==> inputs of run Z <==
// cpu
module cpu(
	input clk,
	input reset,
	input logic [15:0] i_mem_rddata,
	input logic i_mem_wait,  
	input logic i_mem_rddatavalid,  
	output logic [15:0] o_mem_wrdata,
	output logic [15:0] o_mem_addr,
	output logic o_mem_rd,
	output logic o_mem_wr
);
	logic PC_write;
	logic Addr_sel;
	logic mem_rd;
	logic mem_wr;
	logic MDR_load;
	logic IR_load;
	logic OpA_sel;
	logic OpAB_load;
	logic [1:0] ALU_1_sel;
	logic [1:0] ALU_2_sel;
	logic [1:0] ALUop_sel;
	logic ALU_out;
	logic RF_write;
	logic Reg_in;
	logic Flag_write;
	logic RF_write_call;
	logic mov_hi;
	logic N, Z, imm;
	logic [3:0] instr;
	datapath data(
		.rst(reset),
		.clk(clk), 
		.i_mem_rddata(i_mem_rddata),
		.i_PC_write(PC_write),
		.i_Addr_sel(Addr_sel),
		.i_mem_wr(mem_wr),
		.i_MDR_load(MDR_load),
		.i_IR_load(IR_load),
		.i_OpA_sel(OpA_sel),
		.i_OpAB_load(OpAB_load),
		.i_ALU_1_sel(ALU_1_sel),
		.i_ALU_2_sel(ALU_2_sel),
		.i_ALUop_sel(ALUop_sel),
		.i_ALU_out(ALU_out),
		.i_RF_write(RF_write),
		.i_Reg_in(Reg_in),
		.i_Flag_write(Flag_write),
		.i_RF_write_call(RF_write_call),
		.i_mov_hi(mov_hi),
		.o_N(N),
		.o_Z(Z),
  ...
Settings: LEC_CHECK=0, ABC_AREA=1, CAP_MARGIN=20, CORE_ASPECT_RATIO=0.92, CORE_MARGIN=2, CORE_UTILIZATION=72, CTS_CLUSTER_DIAMETER=359, CTS_CLUSTER_SIZE=14, HOLD_SLACK_MARGIN=-0.09, PLACE_DENSITY_LB_ADDON=0.19, SETUP_SLACK_MARGIN=0.45, SLEW_MARGIN=20; clock period 3.91 ns.
run.sh (not shown) runs the stock make flow with config.mk's settings and CLKGATE_MAP_FILE=.
==> inputs of run F, as changes to run Z <==
==> flow/config.mk (replaced) <==
export PLATFORM = sky130hd
export DESIGN_NAME = cpu
export DESIGN_NICKNAME = cpu
export VERILOG_FILES = /design/flow/design.v
export SDC_FILE = /design/flow/constraint.sdc
export NUM_CORES = 4
export LEC_CHECK = 0
export ABC_AREA = 1
export CAP_MARGIN = 20
export CORE_MARGIN = 2
export CORE_UTILIZATION = 71
export CTS_CLUSTER_SIZE = 17
export PLACE_DENSITY = 0.35
export SETUP_SLACK_MARGIN = -0.11
export SLEW_MARGIN = 20
==> flow/constraint.sdc (replaced) <==
create_clock -name core_clock -period 2.23 [get_ports {clk}]
set_input_delay 0.4460 -clock core_clock [delete_from_list [all_inputs] [get_ports {clk}]]
set_output_delay 0.4460 -clock core_clock [all_outputs]
set_load 0.01 [all_outputs]
==> results <==
item                                                               run Z                      run F
Run status                                               failed layout checks  aborted with a tool error
Failing step                                                           -   global routing (5_1_grt)
Violated checks                                     negative setup slack                          -
Core region area                                              0.0178 mm²                 0.0180 mm²
Post-CTS repair timing setup buffer count                             16                         38
Worst-case setup slack after placement                           -210 ps                   -1860 ps
Vertical die dimension                                            133 µm                     139 µm
Buffers from clock root to sink, at most                               3                          3
Synthesis Warnings                                                     4                          4
Placed cell count                                                   1886                       2020
Simple logic cell fraction of the synthesized area                 20.9%                      20.9%
Floorplan-stage core utilization                                   72.8%                      72.2%
Yosys stat cell total                                               1568                       1568
EDFF count, synth                                                     96                         96
Number of buffers created by CTS                                      21                         25
Placement Cell Area                                           0.0143 mm²                 0.0156 mm²
Chip area                                                     0.0191 mm²                 0.0194 mm²
Post-synth top area cell                                         dfrtp_1                    dfrtp_1
Hold-fix buffers at CTS                                                0                          0
GPL Wtd Cong                                                        1.06                      0.984
Number of placement rows                                              47                         49
Combined area of all synthesized cells                        0.0130 mm²                 0.0130 mm²
Die span in x                                                     144 µm                     139 µm
Dominant cell area share                                           28.2%                      28.2%
HPWL after detailed placement                                   28500 µm                   32000 µm
CTS resizes                                                           14                        108

* * *

==> v15: inputs <==
Starting RTL as in the previous note.
make LEC_CHECK=0 ABC_AREA=1 CAP_MARGIN=20 CORE_ASPECT_RATIO=0.89 CORE_MARGIN=2 CORE_UTILIZATION=72 CTS_CLUSTER_DIAMETER=373 CTS_CLUSTER_SIZE=24 HOLD_SLACK_MARGIN=-0.05 PLACE_DENSITY=0.37 SETUP_SLACK_MARGIN=0.67 SLEW_MARGIN=20 finish   # period 2.66 ns
==> v8 (differences from v15) <==
- CORE_ASPECT_RATIO: 0.89 -> not set
- CTS_CLUSTER_DIAMETER: 373 -> not set
- CTS_CLUSTER_SIZE: 24 -> not set
- HOLD_SLACK_MARGIN: -0.05 -> not set
- PLACE_DENSITY: 0.37 -> not set
- SETUP_SLACK_MARGIN: 0.67 -> not set
==> flow/constraint.sdc (replaced) <==
create_clock -name core_clock -period 4.19 [get_ports {clk}]
set_input_delay 0.8380 -clock core_clock [delete_from_list [all_inputs] [get_ports {clk}]]
set_output_delay 0.8380 -clock core_clock [all_outputs]
set_load 0.01 [all_outputs]
==> GITHUB_STEP_SUMMARY <==
## Implementation flow summary

| Metric | Value |
|---|---|
| Die Y | `131 um` |
| GR met2 Demand/Resource | `a little over nine tenths` |
| Stop Error | `[ERROR GRT-0232] Routing congestion too high. Check the congestion heatmap in the GUI.` |
| GR Util met1 | `between 80% and 90%` |
| DIE WIDTH | `about 150 um` |
| TritonCTS Buffers | `14` |
| DP HPWL | `31.2 mm` |
| DP Area | `around 15000 um^2` |
| Initial Utilization | `~73%` |
| Post-CTS setup buffer count | `38` |
| Core area | `between 15000 and 20000 um^2` |
| Post-place setup slack | `-1.45 ns` |
| Routability cong. | `1.02` |
| Total gr overflow | `between 100 and 150` |
| Grt met3 use | `69.2%` |
| Status | `stopped before the end` |
| Halt Stage | `global routing` |
-- figures above: v15

==> GITHUB_STEP_SUMMARY <==
## Implementation flow summary

| Metric | Value |
|---|---|
| Layout Check Failures | `negative setup slack` |
| Final setup viols | `5` |
| Grt met3 use | `approximately a tenth` |
| Total gr overflow | `0` |
| DP HPWL | `roughly 28 mm` |
| GR met2 Demand/Resource | `between 60% and 70%` |
| DP Area | `13900 um^2` |
| Initial Utilization | `72.7%` |
| Routability cong. | `about 0.99` |
| Post-CTS setup buffer count | `6` |
| GR Util met1 | `between 50% and 60%` |
| Final WS setup | `-0.150 ns` |
| Die Y | `138 um` |
| Status | `failed layout checks` |
-- figures above: v8


* * *

==> run a <==
cpu again, from the RTL that the note above started with.
Settings: LEC_CHECK=0, ABC_AREA=1, CAP_MARGIN=20, CORE_MARGIN=2, CORE_UTILIZATION=72, CTS_CLUSTER_DIAMETER=318, CTS_CLUSTER_SIZE=96, SLEW_MARGIN=20; clock period 2.13 ns.
==> inputs of run b, as changes to run a <==
Settings changed: ABC_AREA 1 to unset, CORE_UTILIZATION 72 to 40, CTS_CLUSTER_DIAMETER 318 to unset, CTS_CLUSTER_SIZE 96 to 56, MAX_ROUTING_LAYER set to met4.
==> flow/constraint.sdc (replaced) <==
create_clock -name core_clock -period 4.8 [get_ports {clk}]
set_input_delay 0.9600 -clock core_clock [delete_from_list [all_inputs] [get_ports {clk}]]
set_output_delay 0.9600 -clock core_clock [all_outputs]
set_load 0.01 [all_outputs]
==> inputs of run c, as changes to run a <==
Settings changed: CTS_CLUSTER_DIAMETER 318 to unset, CTS_CLUSTER_SIZE 96 to unset, PLACE_DENSITY_LB_ADDON set to 0.27, SETUP_SLACK_MARGIN set to 1.15.
==> flow/constraint.sdc (replaced) <==
create_clock -name core_clock -period 4.38 [get_ports {clk}]
set_input_delay 0.8760 -clock core_clock [delete_from_list [all_inputs] [get_ports {clk}]]
set_output_delay 0.8760 -clock core_clock [all_outputs]
set_load 0.01 [all_outputs]
==> inputs of run d, as changes to run a <==
Settings changed: ABC_AREA 1 to unset, CORE_UTILIZATION 72 to 65, CTS_CLUSTER_DIAMETER 318 to unset, CTS_CLUSTER_SIZE 96 to unset, SETUP_SLACK_MARGIN set to 0.81.
==> flow/constraint.sdc (replaced) <==
create_clock -name core_clock -period 3.38 [get_ports {clk}]
set_input_delay 0.6760 -clock core_clock [delete_from_list [all_inputs] [get_ports {clk}]]
set_output_delay 0.6760 -clock core_clock [all_outputs]
set_load 0.01 [all_outputs]
==> results <==
Run c finished with negative setup slack left. Run a died in global routing (5_1_grt). Run b finished clean. Run d finished with negative setup slack left. In run b the combinational power is lower than in run c, by about 27%. Flip-flop count is the same in run d and run c. Sequential share of layout area, lowest first: run d, run b, run c. Of run c and run b, run c has the higher hold slack (gap 0.0066 ns). Clock skew: run d is lower than run c (0.013 ns). Fmax, lowest first: run b, run d, run c. Non-clock buffer count: run d is higher than run c (122). Between run d and run b, the lower sequential power is in run b (gap about 40%, measured against run b).
==> figures <==
item	run a	run d	run b	run c
Run status	stopped before the end	complete, but fails checks	complete, no violations	complete, but fails checks
Stage where the flow stopped	global routing (5_1_grt)	-	-	-
Layout check failures	-	negative setup slack	-	negative setup slack
Final design utilization	-	83.5%	48.4%	86.4%
Clock tree from TritonCTS	-	done	done	done
Number of warning messages in the logs	-	31	27	32
Pwr per Cell Area	-	1100 nW/um^2	733 nW/um^2	928 nW/um^2
Final layout net count	-	1,632	1,505	1,706
Max-Cap Viols	-	0	0	0
Pre-antenna DRT Iters	-	5	5	11
Relative area of clock buffers and inverters in the final design	-	4.96%	5.73%	5.64%
Post-detailed-routing wire length	-	42,700 um	42,200 um	48,300 um
Chip Width	138 um	147 um	186 um	138 um
Detailed placer's ending HPWL	32,100 um	29,300 um	29,500 um	27,200 um
Reg area	-	6570 um^2	6560 um^2	6560 um^2
Post-route fraction of the period consumed by the critical path	-	133%	96.6%	102%
Logic area	-	6790 um^2	6420 um^2	5600 um^2
Worst-case hold path end point	-	-	data.RF_inst.r1[0]	control.state[11]
Seq_cells	-	243	243	243

* * *

==> exp/maple: inputs <==
cpu again, from the RTL that the note above started with.
Settings: LEC_CHECK=0, ABC_AREA=1, CAP_MARGIN=20, CORE_ASPECT_RATIO=0.92, CORE_MARGIN=2, CORE_UTILIZATION=72, CTS_CLUSTER_DIAMETER=138, CTS_CLUSTER_SIZE=47, PLACE_DENSITY_LB_ADDON=0.01, SETUP_SLACK_MARGIN=0.81, SLEW_MARGIN=35; clock period 2.75 ns.
==> exp/garnet: changes against exp/maple <==
- ABC_AREA: 1 -> default
- CORE_ASPECT_RATIO: 0.92 -> default
- CORE_UTILIZATION: 72 -> 40
- CTS_CLUSTER_DIAMETER: 138 -> default
- CTS_CLUSTER_SIZE: 47 -> default
- PLACE_DENSITY_LB_ADDON: 0.01 -> default
- SETUP_SLACK_MARGIN: 0.81 -> default
- SLEW_MARGIN: 35 -> 20
==> flow/constraint.sdc (replaced) <==
create_clock -name core_clock -period 4.8 [get_ports {clk}]
set_input_delay 0.9600 -clock core_clock [delete_from_list [all_inputs] [get_ports {clk}]]
set_output_delay 0.9600 -clock core_clock [all_outputs]
set_load 0.01 [all_outputs]
==> exp/zinc: changes against exp/maple <==
- CORE_ASPECT_RATIO: 0.92 -> default
- CORE_UTILIZATION: 72 -> 71
- CTS_CLUSTER_DIAMETER: 138 -> default
- CTS_CLUSTER_SIZE: 47 -> 17
- PLACE_DENSITY_LB_ADDON: 0.01 -> 0.06
- SETUP_SLACK_MARGIN: 0.81 -> 0.42
- SLEW_MARGIN: 35 -> 20
==> flow/constraint.sdc (replaced) <==
create_clock -name core_clock -period 3.19 [get_ports {clk}]
set_input_delay 0.6380 -clock core_clock [delete_from_list [all_inputs] [get_ports {clk}]]
set_output_delay 0.6380 -clock core_clock [all_outputs]
set_load 0.01 [all_outputs]
==> results <==
metric                                                                                   exp/maple                    exp/zinc   exp/garnet
Transition time of the tightest slew-check pin                                                   -                      966 ps      1050 ps
Number of instances in the synthesized netlist                                                1568                        1568         1398
Logic depth of the worst register-to-register path                                               -                          30           20
Areal power density over the cells                                                               -                1300 mW/mm^2  727 mW/mm^2
Met3 wire len                                                                                    -                     8630 um      2460 um
Clock network latency to the later pin of the worst-skew pair                                    -                      560 ps       530 ps
Power dissipated in combinational cells                                                          -                    0.0128 W    0.00562 W
Share of total power in the clock network                                                        -                       14.1%        17.5%
Slew Limit Headroom                                                                              -                       35.1%        28.2%
Final setup fails                                                                                -                          32            0
Synth Cell Area                                                                        0.0130 mm^2                 0.0130 mm^2  0.0132 mm^2
Switching portion of total power                                                                 -                       45.4%        41.0%
Flops                                                                                            -                         243          243
Status                                                                   aborted with a tool error  complete, but fails checks  timing/DRC/antenna clean
Last stage reached                                                        global routing (5_1_grt)                           -            -
Violated checks                                                                                  -        negative setup slack            -
Clock slew at the register clock pins of the worst setup and hold paths                          -                       80 ps        60 ps
Min Tclk post-route                                                                              -                     4440 ps      4650 ps
Vert. Die Dim                                                                               133 um                      139 um       186 um
Maximum vdd ir drop                                                                              -                     1880 uV       388 uV
Number of CTS-inserted buffers                                                                   9                          26           26
Path type of the worst setup path                                                                -                     reg2reg      reg2reg
Layout clock buffers                                                                             -                          38           37
Endpoint kind of the worst setup timing path                                                     -                    register     register

* * *

==> indigo <==
Starting RTL as in the previous note.
make LEC_CHECK=0 CAP_MARGIN=20 CELL_PAD_IN_SITES_DETAIL_PLACEMENT=2 CORE_ASPECT_RATIO=0.73 CORE_MARGIN=10 CORE_UTILIZATION=53 CTS_CLUSTER_DIAMETER=358 CTS_CLUSTER_SIZE=25 GPL_TIMING_DRIVEN=0 MAX_ROUTING_LAYER=met4 PLACE_DENSITY_LB_ADDON=0.23 SLEW_MARGIN=15 finish   # period 5.3 ns
==> tundra (differences from indigo) <==
Settings changed: CELL_PAD_IN_SITES_DETAIL_PLACEMENT 2 to unset, CORE_ASPECT_RATIO 0.73 to unset, CORE_MARGIN 10 to 2, CORE_UTILIZATION 53 to 40, CTS_CLUSTER_DIAMETER 358 to unset, CTS_CLUSTER_SIZE 25 to unset, GPL_TIMING_DRIVEN 0 to unset, MAX_ROUTING_LAYER met4 to unset, PLACE_DENSITY_LB_ADDON 0.23 to unset, SLEW_MARGIN 15 to 20.
==> flow/constraint.sdc (replaced) <==
create_clock -name core_clock -period 4.73 [get_ports {clk}]
set_input_delay 0.9460 -clock core_clock [delete_from_list [all_inputs] [get_ports {clk}]]
set_output_delay 0.9460 -clock core_clock [all_outputs]
set_load 0.01 [all_outputs]
==> xenon (differences from indigo) <==
Settings changed: CELL_PAD_IN_SITES_DETAIL_PLACEMENT 2 to unset, CORE_ASPECT_RATIO 0.73 to unset, CORE_MARGIN 10 to 2, CORE_UTILIZATION 53 to 66, CTS_CLUSTER_DIAMETER 358 to unset, CTS_CLUSTER_SIZE 25 to unset, GPL_TIMING_DRIVEN 0 to unset, MAX_ROUTING_LAYER met4 to unset, PLACE_DENSITY_LB_ADDON 0.23 to unset, SLEW_MARGIN 15 to 20.
==> flow/constraint.sdc (replaced) <==
create_clock -name core_clock -period 3.96 [get_ports {clk}]
set_input_delay 0.7920 -clock core_clock [delete_from_list [all_inputs] [get_ports {clk}]]
set_output_delay 0.7920 -clock core_clock [all_outputs]
set_load 0.01 [all_outputs]
==> metrics.yaml <==
floorplanning:
  rows: 66
  initial_core_util_pct: 40.7
  die_y_um: 186
  fp.dieW_um: 186
  core-area_um2: 32500
drt:
  drt-pass1-iter-count: 5
setup_path:
  reg2reg_slack_ns: 0.16
  crit_end: "data.ALU_out_reg[15]"
run_status:
  status: "complete, no violations"
timing:
  fin_setup_tns_ns: 0
  slew_headroom_pct: 27.9
layout:
  largest_class: "registers"
  fin_nets: 1510
yosys:
  common_cells: "nor2_1 (195), a21oi_1 (152), nand2_1 (150)"
run:
  tool_warnings: 26
placed_design:
  pre_cts_ws_ns: 0.000608
(the above is from tundra)
==> metrics.yaml <==
yosys:
  common_cells: "nor2_1 (195), a21oi_1 (152), nand2_1 (150)"
setup_path:
  reg2reg_slack_ns: -0.54
  crit_end: "data.o_Z"
timing:
  setup-violations-final: 21
  slew_headroom_pct: 23.2
  setup_ws_ns: -0.537
drt:
  drt-pass1-iter-count: 6
floorplanning:
  core-area_um2: 19600
  rows: 51
run_status:
  failed_checks: "negative setup slack"
  status: "complete, but fails checks"
run:
  tool_warnings: 31
layout:
  largest_class: "logic gates"
(the above is from xenon)
==> metrics.yaml <==
floorplanning:
  rows: 49
  initial_core_util_pct: 53.9
  core-area_um2: 24600
  fp.dieW_um: 205
run_status:
  stop_stage: "detailed placement"
  status: "did not finish"
  first-error: "[ERROR DPL-0033] detailed placement checks failed during check placement."
yosys:
  yosys_register_bits: 243
  edf_count: 96
  ys_warn_count: 4
  common_cells: "nor2_1 (195), a21oi_1 (152), nand2_1 (150)"
  synth_top_flop_cell: "dfrtp_1"
(the above is from indigo)
Power figures rest on the tool's default switching activity, not on a simulated workload.
